Design cordic, start of the top module:
module cordic (
    input clk,
    input rst_n,
    input start,
    input [15:0] angle,
    output reg [15:0] cos,
    output reg [15:0] sin
);
    reg [15:0] sampled_angle;
    reg [15:0] inner_angle;
    reg working;
    reg [3:0] state;
    wire [15:0] ei_radian;
    wire [15:0] tanei;
    wire [15:0] new_inner_angle;
    wire [15:0] new_sin;
    wire [15:0] new_cos;
    wire neg;
    always@(posedge clk or negedge rst_n) begin
        if (!rst_n == 1'b1) begin
            sampled_angle <= 16'b0;
        end
        else begin
            if (start == 1'b1) begin
                sampled_angle <= angle;
            end
            else begin
                sampled_angle <= sampled_angle;
            end
        end
    end
    always@(posedge clk or negedge rst_n) begin
        if (!rst_n == 1'b1) begin
            inner_angle <= 16'b0;
        end
        else begin
            if (start == 1'b1) begin
                inner_angle <= 16'b0;
            end
            else begin
                inner_angle <= new_inner_angle;
            end
        end
    end
    always@(posedge clk or negedge rst_n) begin
        if (!rst_n == 1'b1) begin
            working <= 1'b0;
        end
        else begin
            if (start == 1'b1) begin
                working <= 1'b1;
            end
            else begin
                if (state == 4'b1111) begin
                    working <= 1'b0;
                end
                else begin
                    working <= working;
                end
            end
        end
    end
    always@(posedge clk or negedge rst_n) begin
        if (!rst_n == 1'b1) begin
            state <= 4'b0;
        end
        else begin
            if (start == 1'b1) begin
                state <= 4'b0;
            end
            else begin
                if (working == 1'b0) begin
                    state <= 4'b0;
                end
                else begin
                    state <= state + 1;
                end
            end
        end
    end
    always@(posedge clk or negedge rst_n) begin
        if (!rst_n == 1'b1) begin
            sin <= 16'b0;
  ...
clock: 12.7 ns
lec_check: 0
cap_margin: 20
core_margin: 2
core_utilization: 72
cts_cluster_diameter: 259
cts_cluster_size: 73
place_density_lb_addon: 0.0
slew_margin: 20
run.sh (not shown) runs the stock make flow with config.mk's settings and CLKGATE_MAP_FILE=.
The starting point finished with negative setup slack left.
Next try:
--- a/flow/config.mk
+++ b/flow/config.mk
@@ -10,4 +10 @@
-export CORE_UTILIZATION = 72
-export CTS_CLUSTER_DIAMETER = 259
-export CTS_CLUSTER_SIZE = 73
-export PLACE_DENSITY_LB_ADDON = 0.0
+export CORE_UTILIZATION = 18
==> flow/constraint.sdc (replaced) <==
create_clock -name core_clock -period 15.5 [get_ports {clk}]
set_input_delay 3.1000 -clock core_clock [delete_from_list [all_inputs] [get_ports {clk}]]
set_output_delay 3.1000 -clock core_clock [all_outputs]
set_load 0.01 [all_outputs]
Effect: The new run completed without violations; wire length fell by a few percent; count of clock-buffer cells in the layout falls by 1; via count fell by roughly a tenth; final area is lower slightly; die size came out higher to 3.9 times its value; worst setup slack improves by 2400 ps; register-to-register slack gains 2400 ps; fmax came out lower by a few percent.
Next try:
--- a/flow/config.mk
+++ b/flow/config.mk
@@ -10 +10 @@
-export CORE_UTILIZATION = 18
+export CORE_UTILIZATION = 40
==> flow/constraint.sdc (replaced) <==
create_clock -name core_clock -period 16.0 [get_ports {clk}]
set_input_delay 3.2000 -clock core_clock [delete_from_list [all_inputs] [get_ports {clk}]]
set_output_delay 3.2000 -clock core_clock [all_outputs]
set_load 0.01 [all_outputs]
After rerunning:
- The changed run ran to the end with no violations
- via count fell slightly
- core utilization climbs by 23 points
- worst setup slack improves by 120 ps
- cell area drops by a few percent
- clock-buffer cell count is unchanged
- final cell count is lower by a quarter to a third
- register-to-register slack improves by 120 ps
Next try:
--- a/flow/config.mk
+++ b/flow/config.mk
@@ -10,0 +11,3 @@
+export GPL_ROUTABILITY_DRIVEN = 0
+export GPL_TIMING_DRIVEN = 0
+export MAX_ROUTING_LAYER = met4
After rerunning: Clock-buffer cell count is unchanged. Worst hold slack barely changes. Design area is higher by a few percent.

* * *

Starting RTL as in the previous note.
make LEC_CHECK=0 ABC_AREA=1 CAP_MARGIN=15 CELL_PAD_IN_SITES_DETAIL_PLACEMENT=0 CORE_ASPECT_RATIO=0.5 CORE_MARGIN=8 CORE_UTILIZATION=46 CTS_CLUSTER_DIAMETER=197 CTS_CLUSTER_SIZE=98 GPL_ROUTABILITY_DRIVEN=0 MAX_ROUTING_LAYER=met5 MIN_ROUTING_LAYER=met1 PLACE_DENSITY_LB_ADDON=0.06 SETUP_SLACK_MARGIN=-0.45 SLEW_MARGIN=20 TNS_END_PERCENT=20 finish   # period 15.8 ns
==> next run, changes <==
==> flow/config.mk (replaced) <==
export PLATFORM = sky130hd
export DESIGN_NAME = cordic
export DESIGN_NICKNAME = cordic
export VERILOG_FILES = /design/flow/design.v
export SDC_FILE = /design/flow/constraint.sdc
export NUM_CORES = 4
export LEC_CHECK = 0
export CAP_MARGIN = 15
export CELL_PAD_IN_SITES_DETAIL_PLACEMENT = 0
export CORE_ASPECT_RATIO = 0.66
export CORE_MARGIN = 2
export CORE_UTILIZATION = 66
export CTS_CLUSTER_DIAMETER = 197
export GPL_ROUTABILITY_DRIVEN = 1
export MAX_ROUTING_LAYER = met5
export MIN_ROUTING_LAYER = met1
export SETUP_SLACK_MARGIN = 1.16
export SLEW_MARGIN = 25
==> flow/constraint.sdc (replaced) <==
create_clock -name core_clock -period 12.9 [get_ports {clk}]
set_input_delay 2.5800 -clock core_clock [delete_from_list [all_inputs] [get_ports {clk}]]
set_output_delay 2.5800 -clock core_clock [all_outputs]
set_load 0.01 [all_outputs]
After rerunning:
- This time the run finished but failed the layout checks on negative setup slack
- total power went up by 45%
- combinational power went up by 52%
- non-clock buffer count came out higher by 121
- die size decreases by 35%
- utilization climbs by 28 points
- maximum frequency rose by 7.2%
- sequential power rises by 44%
- setup slack got worse by 1.9 ns
- final area rose by 14%
- clock skew stays flat

* * *

Setup of try-cedar:
cordic again, from the RTL that the note above started with.
make LEC_CHECK=0 CAP_MARGIN=10 CORE_MARGIN=2 CORE_UTILIZATION=72 CTS_CLUSTER_DIAMETER=356 SETUP_SLACK_MARGIN=-0.32 SLEW_MARGIN=20 finish   # period 4.5 ns
try-cedar: flow complete, layout not clean; failing: setup timing
The following lists how try-yarrow was set up differently from try-cedar:
# try-cedar
export LEC_CHECK = 0
export CAP_MARGIN = 10
export CORE_MARGIN = 2
export CORE_UTILIZATION = 72
export CTS_CLUSTER_DIAMETER = 356
export SETUP_SLACK_MARGIN = -0.32
export SLEW_MARGIN = 20
create_clock -name core_clock -period 4.5 [get_ports {clk}]
# try-yarrow
export LEC_CHECK = 0
export ABC_AREA = 1
export CAP_MARGIN = 20
export CORE_MARGIN = 2
export CORE_UTILIZATION = 72
export CTS_CLUSTER_SIZE = 97
export PLACE_DENSITY = 0.38
export SLEW_MARGIN = 20
create_clock -name core_clock -period 10.1 [get_ports {clk}]
==> results <==
try-yarrow ran in full, but the layout does not pass; the checks complain about setup timing.
Adder and majority cell fraction of the synthesized area in try-yarrow is 3.1 points higher than in try-cedar
try-yarrow vs try-cedar — number of cells on the critical path climbed by a few percent
Relative to try-cedar, fmax increased by 0.45 MHz in try-yarrow.
Going from try-cedar to try-yarrow, data required time of the worst path went up; design area went down; routed metal-1 wire length went down; power went down.
> inputs changed (try-yarrow -> try-delta)
# try-yarrow
export LEC_CHECK = 0
export ABC_AREA = 1
export CAP_MARGIN = 20
export CORE_MARGIN = 2
export CORE_UTILIZATION = 72
export CTS_CLUSTER_SIZE = 97
export PLACE_DENSITY = 0.38
export SLEW_MARGIN = 20
create_clock -name core_clock -period 10.1 [get_ports {clk}]
# try-delta
export LEC_CHECK = 0
export CAP_MARGIN = 20
export CORE_MARGIN = 2
export CORE_UTILIZATION = 40
export SLEW_MARGIN = 20
create_clock -name core_clock -period 15.5 [get_ports {clk}]
Findings:
try-delta completed end to end with timing, DRC and antenna clean.
The net load switching power reported for try-delta is smaller than that of try-yarrow by about 46%.
Switching part of the total power: try-delta vs try-yarrow up 0.97 points
Via-per-instance ratio shrinks by more than 10% when moving from try-yarrow to try-delta.
Going from try-yarrow to try-delta, synthesized area has increased; minimum clock period has increased; via count has decreased; power has decreased.
The logic depth of the worst setup path including buffers reported for try-delta is smaller than that of try-yarrow by 7.
try-delta vs try-yarrow on pin slew with the least headroom to its limit: try-delta is the lower one.
Looking at number of buffer and inverter stages on the critical path, try-delta sits below try-yarrow.
--- input diff try-delta..try-garnet ---
# try-delta
export LEC_CHECK = 0
export CAP_MARGIN = 20
export CORE_MARGIN = 2
export CORE_UTILIZATION = 40
export SLEW_MARGIN = 20
create_clock -name core_clock -period 15.5 [get_ports {clk}]
# try-garnet
export LEC_CHECK = 0
export CAP_MARGIN = 20
export CORE_MARGIN = 2
export CORE_UTILIZATION = 65
export CTS_CLUSTER_DIAMETER = 232
export SLEW_MARGIN = 20
create_clock -name core_clock -period 12.7 [get_ports {clk}]
==> comparison <==
try-garnet: complete, dirty (setup timing)
Going from try-delta to try-garnet, global-route usage now larger, setup slack now smaller, clock skew now smaller, switching share of power now smaller, number of routed nets with antenna violations comparable.
From try-delta to try-garnet the numbers moved as follows: power per cell area now larger, global-route wire length before repair now sits higher, wire length has increased.

* * *

v32:
Starting RTL as in the previous note.
clock: 16.0 ns
lec_check: 0
cap_margin: 30
core_margin: 2
core_utilization: 40
gpl_routability_driven: 0
gpl_timing_driven: 1
hold_slack_margin: 0.11
max_routing_layer: met4
slew_margin: 20
The inputs of v48 differ from those of v32 as listed below.
diff --git a/flow/config.mk b/flow/config.mk
--- a/flow/config.mk
+++ b/flow/config.mk
@@ -7,9 +7,12 @@
 export LEC_CHECK = 0
 export CAP_MARGIN = 30
+export CORE_ASPECT_RATIO = 1.45
 export CORE_MARGIN = 2
 export CORE_UTILIZATION = 40
 export GPL_ROUTABILITY_DRIVEN = 0
-export GPL_TIMING_DRIVEN = 1
+export GPL_TIMING_DRIVEN = 0
 export HOLD_SLACK_MARGIN = 0.11
-export MAX_ROUTING_LAYER = met4
+export MAX_ROUTING_LAYER = met5
+export MIN_ROUTING_LAYER = met2
+export SETUP_SLACK_MARGIN = 1.09
 export SLEW_MARGIN = 20
## What came out
v48 against v32: area growth from synthesis to layout went up by 9.1 points, global-route usage went up by 19 points, fraction of the core area covered by cells at the end of the flow went up by 3.5 points, number of gates on the worst path with buffers counted went up by about 14%.
Between v48 and v32, the difference in insertion delay of the later-clocked pin in the worst-skew pair is negligible.
The run showing the smaller post-route worst setup slack is v32.
Compared v48 vs v32, and met1 layer usage reported by global route is down in v48.
Setup changes, v48 to v27
==> flow/config.mk <==
export PLATFORM = sky130hd
export DESIGN_NAME = cordic
export DESIGN_NICKNAME = cordic
export VERILOG_FILES = /design/flow/design.v
export SDC_FILE = /design/flow/constraint.sdc
export NUM_CORES = 4
export LEC_CHECK = 0
export ABC_AREA = 1
export CAP_MARGIN = 20
export CORE_ASPECT_RATIO = 0.5
export CORE_MARGIN = 2
export CORE_UTILIZATION = 50
export CTS_CLUSTER_DIAMETER = 310
export CTS_CLUSTER_SIZE = 99
export SLEW_MARGIN = 20
export TNS_END_PERCENT = 5
Results
Looking at global routing usage on met2, v27 sits 11 points below v48. Lower clock power was reported by v48, not v27. Relative to v48, via count has decreased by 6,158 in v27.
diff inputs: v27 => v50
==> flow/config.mk <==
export PLATFORM = sky130hd
export DESIGN_NAME = cordic
export DESIGN_NICKNAME = cordic
export VERILOG_FILES = /design/flow/design.v
export SDC_FILE = /design/flow/constraint.sdc
export NUM_CORES = 4
export LEC_CHECK = 0
export CAP_MARGIN = 20
export CORE_ASPECT_RATIO = 0.5
export CORE_MARGIN = 2
export CORE_UTILIZATION = 40
export CTS_CLUSTER_DIAMETER = 317
export CTS_CLUSTER_SIZE = 99
export SLEW_MARGIN = 20
export TNS_END_PERCENT = 10
==> comparison <==
- Across v27 and v50, the outcome is the same: a clean finish for every run.
- The internal power consumption in v50 sits about 2% above the value recorded for v27.
- The register-to-register slack of v50 was inferior to that of v27.
- Row worst hold slack: v50 higher / v27 lower
- Going from v27 to v50, fraction of power consumed by the clock network fell by 2.1 points, slack of the critical path fell by 0.095 ns, maximum vdd ir drop rose by about 18%, detailed placer's ending HPWL fell by 1200 um.
- v27 has a lower sequential power than v50.
- v50 against v27: netlist area before placement went up, maximum fanout along the worst path went up.
- v50 vs v27 — count of nets after finishing dropped 6.2%.

* * *

The RTL this note starts from:
==> flow/design.v <==
module fa(
    input a,
    input b,
    input cin,
    output s,
    output cout
);
    assign s = a ^ b  ^ cin;
    assign cout = (a & b) ^ (cin & (a ^ b));
endmodule
module ha(
    input a,
    input b,
    output s,
    output cout
);
    assign s = a ^ b;
    assign cout = a & b;
endmodule
module basic_unit_ha_and(
    input in_x,
    input in_a,
    input in_b,
    output s,
    output cout
);
    wire in_y;
    assign in_y = in_a & in_b;
    assign s = in_x ^ in_y;
    assign cout = in_x & in_y;
endmodule
module basic_unit_fa_and(
    input in_x,
    input in_a,
    input in_b,
    input cin,
    output s,
    output cout
);
    wire in_y;
    assign in_y = in_a & in_b;
    assign s = in_x ^ in_y ^ cin;
    assign cout = (in_x & in_y) ^ (cin & (in_x ^ in_y));
endmodule
module adder_16bit(
    input   [15:0] a,
    input   [15:0] b,
    output  [15:0] out
);
    wire [15:0] s;
    wire [15:0] cout;
    ha i_ha_0 (.a(a[0]), .b(b[0]), .s(s[0]), .cout(cout[0]));
    generate 
        genvar i_adder;
        for(i_adder=1; i_adder<16; i_adder=i_adder+1) begin: adder_for_bits
            fa i_fa (.a(a[i_adder]), .b(b[i_adder]), .cin(cout[i_adder-1]), .s(s[i_adder]), .cout(cout[i_adder]));
        end
    endgenerate
    assign out[15:0] = s[15:0];
endmodule
module lut(
    input [3:0] index,
    output reg [15:0] ei_radian,
    output reg [15:0] tanei
);
    always@(*)
    begin
        case(index)
        4'b0000: begin
            ei_radian = 16'b0000000000000000;
            tanei = 16'h0000;
        end
        4'b0001: begin
            ei_radian = 16'b0110010010000111;
            tanei = 16'h8000;
        end
        4'b0010: begin
            ei_radian = 16'b0011101101011000;
            tanei = 16'h4000;
        end
        4'b0011: begin
            ei_radian = 16'b0001111101011011;
            tanei = 16'h2000;
        end
        4'b0100: begin
            ei_radian = 16'b0000111111101010;
            tanei = 16'h1000;
        end
        4'b0101: begin
            ei_radian = 16'b0000011111111101;
            tanei = 16'h0800;
        end
        4'b0110: begin
            ei_radian = 16'b0000001111111111;
            tanei = 16'h0400;
        end
        4'b0111: begin
            ei_radian = 16'b0000000111111111;
            tanei = 16'h0200;
        end
        4'b1000: begin
            ei_radian = 16'b0000000011111111;
            tanei = 16'h0100;
        end
        4'b1001: begin
            ei_radian = 16'b0000000001111111;
            tanei = 16'h0080;
        end
        4'b1010: begin
            ei_radian = 16'b0000000000111111;
            tanei = 16'h0040;
        end
        4'b1011: begin
            ei_radian = 16'b0000000000011111;
            tanei = 16'h0020;
        end
        4'b1100: begin
            ei_radian = 16'b0000000000001111;
            tanei = 16'h0010;
        end
        4'b1101: begin
            ei_radian = 16'b0000000000000111;
            tanei = 16'h0008;
        end
        4'b1110: begin
            ei_radian = 16'b0000000000000011;
            tanei = 16'h0004;
        end
        4'b1110: begin
            ei_radian = 16'b0000000000000001;
            tanei = 16'h0002;
        end
        default: begin
            ei_radian = 16'b0000000000000000;
            tanei = 16'h0000;
        end
        endcase
    end
endmodule
module add_or_sub_unit(
    input neg,
    input [15:0] ei_radian,
    input [15:0] inner_angle,
    output [15:0] new_inner_angle
);
    wire [15:0] signed_ei_radian;
    assign signed_ei_radian = neg ? {{~{ei_radian}+1}} : ei_radian;
    adder_16bit i_adder_16b_0 (.a(signed_ei_radian), .b(inner_angle), .out(new_inner_angle));
endmodule
module unsigned_unit_first_line(
    input [15:0] in_a,
    input  in_b,
    output [15:0] s
);
    generate
        genvar i_and;
        for(i_and=0;i_and<16;i_and=i_and+1) begin: unsigned_unit_second_line_generate
            assign s[i_and] = in_a[i_and] & in_b;
        end
    endgenerate
endmodule
module unsigned_unit_second_line(
    input [15:0] in_x,
    input [15:0] in_a,
    input  in_b,
    output [15:0] s,
    output [15:0] cout
);
    generate
        genvar i_buh;
        for(i_buh=0;i_buh<16;i_buh=i_buh+1) begin: unsigned_unit_second_line_generate
            basic_unit_ha_and   i_buha  (.in_x(in_x[i_buh]), .in_a(in_a[i_buh]), .in_b(in_b), .s(s[i_buh]), .cout(cout[i_buh]));
        end
    endgenerate
endmodule
module unsigned_unit_line(
    input [15:0] in_x,
    input [15:0] in_a,
    input  in_b,
    input [15:0] cin,
    output [15:0] s,
    output [15:0] cout
);
    generate
        genvar i_buf;
        for(i_buf=0;i_buf<16;i_buf=i_buf+1) begin: unsigned_unit_second_line_generate
            basic_unit_fa_and   i_bufa  (.in_x(in_x[i_buf]), .in_a(in_a[i_buf]), .in_b(in_b), .cin(cin[i_buf]), .s(s[i_buf]), .cout(cout[i_buf]));
        end
    endgenerate
endmodule
module multiply_and_add_unit(
    input [15:0] in,
    input [15:0] a,
    input [15:0] b,
    input neg,
    output [15:0] out
);
    wire [15:0] s_line [15:0];
    wire [15:0] cout_line [15:1];
    unsigned_unit_first_line    i_bul_0 (.in_a(a), .in_b(b[0]), .s(s_line[0]));
    unsigned_unit_second_line   i_bul_1 (.in_x({1'b0, s_line[0][15:1]}), .in_a(a), .in_b(b[1]), .s(s_line[1]), .cout(cout_line[1]));
    unsigned_unit_line          i_bul_2 (.in_x({1'b0, s_line[1][15:1]}), .in_a(a), .in_b(b[2]), .cin(cout_line[1]), .s(s_line[2]), .cout(cout_line[2]));
    generate
        genvar i_bul_mac;
        for(i_bul_mac=2;i_bul_mac<16;i_bul_mac=i_bul_mac+1) begin: unsigned_unit_line_generate
            unsigned_unit_line  i_bul_mac_unit (.in_x({1'b0, s_line[i_bul_mac-1][15:1]}), .in_a(a), .in_b(b[i_bul_mac]), .cin(cout_line[i_bul_mac-1]), .s(s_line[i_bul_mac]), .cout(cout_line[i_bul_mac]));
        end
    endgenerate
    wire [31:0] product_32b;
    generate
        genvar i_s;
        for(i_s=0;i_s<16;i_s=i_s+1) begin: unsigned_output_low_generate
            assign product_32b[i_s] = s_line[i_s][0];
        end
    endgenerate
    adder_16bit i_adder_16b_0 (.a({s_line[15][15:0]}), .b(cout_line[15]), .out(product_32b[31:16]));
    wire [15:0] pos_or_neg;
    assign pos_or_neg = neg ? {{~{product_32b[31:16]}+1}} : {product_32b[31:16]};
    adder_16bit i_adder_16b_1 (.a(in), .b(pos_or_neg), .out(out));
endmodule
module cordic (
    input clk,
    input rst_n,
    input start,
    input [15:0] angle,
    output reg [15:0] cos,
    output reg [15:0] sin
);
    reg [15:0] sampled_angle;
    reg [15:0] inner_angle;
    reg working;
    reg [3:0] state;
    wire [15:0] ei_radian;
    wire [15:0] tanei;
    wire [15:0] new_inner_angle;
    wire [15:0] new_sin;
    wire [15:0] new_cos;
    wire neg;
    always@(posedge clk or negedge rst_n) begin
        if (!rst_n == 1'b1) begin
            sampled_angle <= 16'b0;
        end
        else begin
            if (start == 1'b1) begin
                sampled_angle <= angle;
            end
            else begin
                sampled_angle <= sampled_angle;
            end
        end
    end
    always@(posedge clk or negedge rst_n) begin
        if (!rst_n == 1'b1) begin
            inner_angle <= 16'b0;
        end
        else begin
            if (start == 1'b1) begin
                inner_angle <= 16'b0;
            end
            else begin
                inner_angle <= new_inner_angle;
            end
        end
    end
    always@(posedge clk or negedge rst_n) begin
        if (!rst_n == 1'b1) begin
            working <= 1'b0;
        end
        else begin
            if (start == 1'b1) begin
                working <= 1'b1;
            end
            else begin
                if (state == 4'b1111) begin
                    working <= 1'b0;
                end
                else begin
                    working <= working;
                end
            end
        end
    end
    always@(posedge clk or negedge rst_n) begin
        if (!rst_n == 1'b1) begin
            state <= 4'b0;
        end
        else begin
            if (start == 1'b1) begin
                state <= 4'b0;
            end
            else begin
                if (working == 1'b0) begin
                    state <= 4'b0;
                end
                else begin
                    state <= state + 1;
                end
            end
        end
    end
    always@(posedge clk or negedge rst_n) begin
        if (!rst_n == 1'b1) begin
            sin <= 16'b0;
        end
        else begin
            if (start == 1'b1) begin
                sin <= 16'b0;
            end
            else begin
                if (working == 1'b0) begin
                    sin <= sin;
                end
                else begin
                    sin <= new_sin;
                end
            end
        end
    end
    always@(posedge clk or negedge rst_n) begin
        if (!rst_n == 1'b1) begin
            cos <= 16'b0;
        end
        else begin
            if (start == 1'b1) begin
                cos <= 16'b0100110110111010;
            end
            else begin
                if (working == 1'b0) begin
                    cos <= cos;
                end
                else begin
                    cos <= new_cos;
                end
            end
        end
    end
    lut i_lut_0 (.index(state), .ei_radian(ei_radian),  .tanei(tanei));
    assign neg = (inner_angle <= sampled_angle) ? 0 : 1;
    add_or_sub_unit i_aoru (.neg(neg), .ei_radian(ei_radian), .inner_angle(inner_angle), .new_inner_angle(new_inner_angle));
    multiply_and_add_unit i_mac_cos (.in(cos), .a(tanei), .b(sin), .neg(~neg), .out(new_cos));
    multiply_and_add_unit i_mac_sin (.in(sin), .a(tanei), .b(cos), .neg(neg), .out(new_sin));
endmodule
Settings: LEC_CHECK=0, CAP_MARGIN=20, CORE_MARGIN=2, CORE_UTILIZATION=72, CTS_CLUSTER_DIAMETER=228, SLEW_MARGIN=20, TNS_END_PERCENT=75; clock period 14.0 ns.
The starting point completed, yet does not pass: setup timing.
Rerun with:
- CORE_UTILIZATION: 72 -> 64
- CTS_CLUSTER_DIAMETER: 228 -> not set
- TNS_END_PERCENT: 75 -> not set
- clock period: 14.0 -> 17.1 ns (I/O delays scaled with it)
Outcome:
- The changed run passed the timing, design-rule and antenna checks
- register-to-register slack is better by 2.0 ns
- core utilization fell by 13 points
- fmax fell by 7.2%
- worst setup slack is better by 2.0 ns
Rerun with:
- ABC_AREA: not set -> 1
- CORE_UTILIZATION: 64 -> 69
- clock period: 17.1 -> 20.4 ns (I/O delays scaled with it)
=>
- worst hold slack gets worse by 0.014 ns
- power drops by 16%
- wire length increases by 1.2%
- die area drops by 12%
- fmax drops by 2.8%
- worst setup slack improved by 2.8 ns
Rerun with:
- ABC_AREA: 1 -> not set
- CORE_UTILIZATION: 69 -> 40
- SETUP_SLACK_MARGIN: not set -> 1.46
- clock period: 20.4 -> 15.5 ns (I/O delays scaled with it)
=> Power rose by 40%; routed wire length rose by 12%; worst setup slack loses 3.3 ns; hold slack gains 0.0082 ns; maximum frequency rose by 11%; global-route usage fell by 13 points; clock power rose by 32%; register-to-register slack loses 3.3 ns; combinational power rose by 35%; synthesized area rose by 5.9%; non-clock buffer count rose by 53.
Power figures rest on the tool's default switching activity, not on a simulated workload.
